run 1:
Design core, start of the top module:
module core(input wire I_clk, 
    input wire I_reset,
    input wire I_irq_active,
    input wire MEM_ready,
    input wire[15:0] MEM_data_in, 
    input wire MEM_data_ready,
    output reg O_irq_ack,
    output reg MEM_exec, 
    output reg MEM_write,
    output reg[1:0] MEM_size, 
    output reg[15:0] MEM_addr, 
    output reg[15:0] MEM_data_out);
For scale: ~2700 cells after synthesis, about 290 flip-flops, ~58 I/O pins, about 0.024 sq mm of cells after synthesis.
==> flow/config.mk <==
export PLATFORM = sky130hd
export DESIGN_NAME = core
export DESIGN_NICKNAME = core
export VERILOG_FILES = /design/flow/design.v
export SDC_FILE = /design/flow/constraint.sdc
export NUM_CORES = 4
export LEC_CHECK = 0
export CAP_MARGIN = 20
export CORE_MARGIN = 2
export CORE_UTILIZATION = 72
export CTS_CLUSTER_DIAMETER = 394
export CTS_CLUSTER_SIZE = 10
export PLACE_DENSITY = 0.39
export SETUP_SLACK_MARGIN = 1.29
export SLEW_MARGIN = 20
==> flow/constraint.sdc <==
create_clock -name core_clock -period 5.3 [get_ports {I_clk}]
set_input_delay 1.0600 -clock core_clock [delete_from_list [all_inputs] [get_ports {I_clk}]]
set_output_delay 1.0600 -clock core_clock [all_outputs]
set_load 0.01 [all_outputs]
run.sh (not shown) runs the stock make flow with config.mk's settings and CLKGATE_MAP_FILE=.
Run 1: it failed during 5_1_grt, and the tool reported GRT-0116.
Edits applied to the flow inputs when going from run 1 to run 2:
# run 1
export LEC_CHECK = 0
export CAP_MARGIN = 20
export CORE_MARGIN = 2
export CORE_UTILIZATION = 72
export CTS_CLUSTER_DIAMETER = 394
export CTS_CLUSTER_SIZE = 10
export PLACE_DENSITY = 0.39
export SETUP_SLACK_MARGIN = 1.29
export SLEW_MARGIN = 20
create_clock -name core_clock -period 5.3 [get_ports {I_clk}]
# run 2
export LEC_CHECK = 0
export CAP_MARGIN = 20
export CORE_MARGIN = 2
export CORE_UTILIZATION = 48
export GPL_ROUTABILITY_DRIVEN = 1
export GPL_TIMING_DRIVEN = 0
export MIN_ROUTING_LAYER = met2
export PLACE_DENSITY_LB_ADDON = 0.07
export SLEW_MARGIN = 20
create_clock -name core_clock -period 4.24 [get_ports {I_clk}]
## What came out
Status: run 1 FAILED at 5_1_grt (tool error). Run 2 got as far as 5_1_grt, where a tool error ended the run. In run 2, the core utilization at floorplan came out 24 points below the value in run 1. Run 1 → run 2: cell area reported after detailed placement went up 590 sq um, synthesized area about even, synthesized cell count barely changed.
## Diff of input files: run 3 against run 2
# run 2
export LEC_CHECK = 0
export CAP_MARGIN = 20
export CORE_MARGIN = 2
export CORE_UTILIZATION = 48
export GPL_ROUTABILITY_DRIVEN = 1
export GPL_TIMING_DRIVEN = 0
export MIN_ROUTING_LAYER = met2
export PLACE_DENSITY_LB_ADDON = 0.07
export SLEW_MARGIN = 20
create_clock -name core_clock -period 4.24 [get_ports {I_clk}]
# run 3
export LEC_CHECK = 0
export ABC_AREA = 1
export CAP_MARGIN = 20
export CELL_PAD_IN_SITES_DETAIL_PLACEMENT = 2
export CELL_PAD_IN_SITES_GLOBAL_PLACEMENT = 2
export CORE_ASPECT_RATIO = 0.52
export CORE_MARGIN = 3
export CORE_UTILIZATION = 40
export CTS_CLUSTER_SIZE = 72
export HOLD_SLACK_MARGIN = 0.08
export SLEW_MARGIN = 25
create_clock -name core_clock -period 9.51 [get_ports {I_clk}]
Notes after the runs:
- In the metrics for run 3 and run 2, the one carrying the higher area after synthesis is run 3.
- Number of cells produced by synthesis (run 2 / run 3): 0.74
- Run 3: all stages complete, timing, DRC and antenna checks passed
- Run 3 vs run 2 — number of distinct standard cells referenced by the synthesized netlist dropped by more than 10%
- Synthesized area divided by synthesized cell count, run 3 and run 2: smaller value in run 3
- Summary — placed cell count, run 3 relative to run 2: higher, by 974.
- Status: fraction of the mapped netlist area in adder cells parity (run 2, run 3)
- Run 3 vs run 2: chip footprint up in run 3
[inputs] run 4 vs run 3
# run 3
export LEC_CHECK = 0
export ABC_AREA = 1
export CAP_MARGIN = 20
export CELL_PAD_IN_SITES_DETAIL_PLACEMENT = 2
export CELL_PAD_IN_SITES_GLOBAL_PLACEMENT = 2
export CORE_ASPECT_RATIO = 0.52
export CORE_MARGIN = 3
export CORE_UTILIZATION = 40
export CTS_CLUSTER_SIZE = 72
export HOLD_SLACK_MARGIN = 0.08
export SLEW_MARGIN = 25
create_clock -name core_clock -period 9.51 [get_ports {I_clk}]
# run 4
export LEC_CHECK = 0
export CAP_MARGIN = 20
export CORE_MARGIN = 2
export CORE_UTILIZATION = 40
export SLEW_MARGIN = 20
create_clock -name core_clock -period 7.08 [get_ports {I_clk}]
--- outcome ---
- In the tables for run 4 and run 3, xor/xnor cell area share of the yosys netlist reads lower with run 3.
- Run 4 vs. run 3: tightest hold margin lost 0.037 ns; die boundary width went down; combinational fraction of design power shrank by 3.9 points; combinational group power went down 46%.
Power and IR drop assume default switching activity.
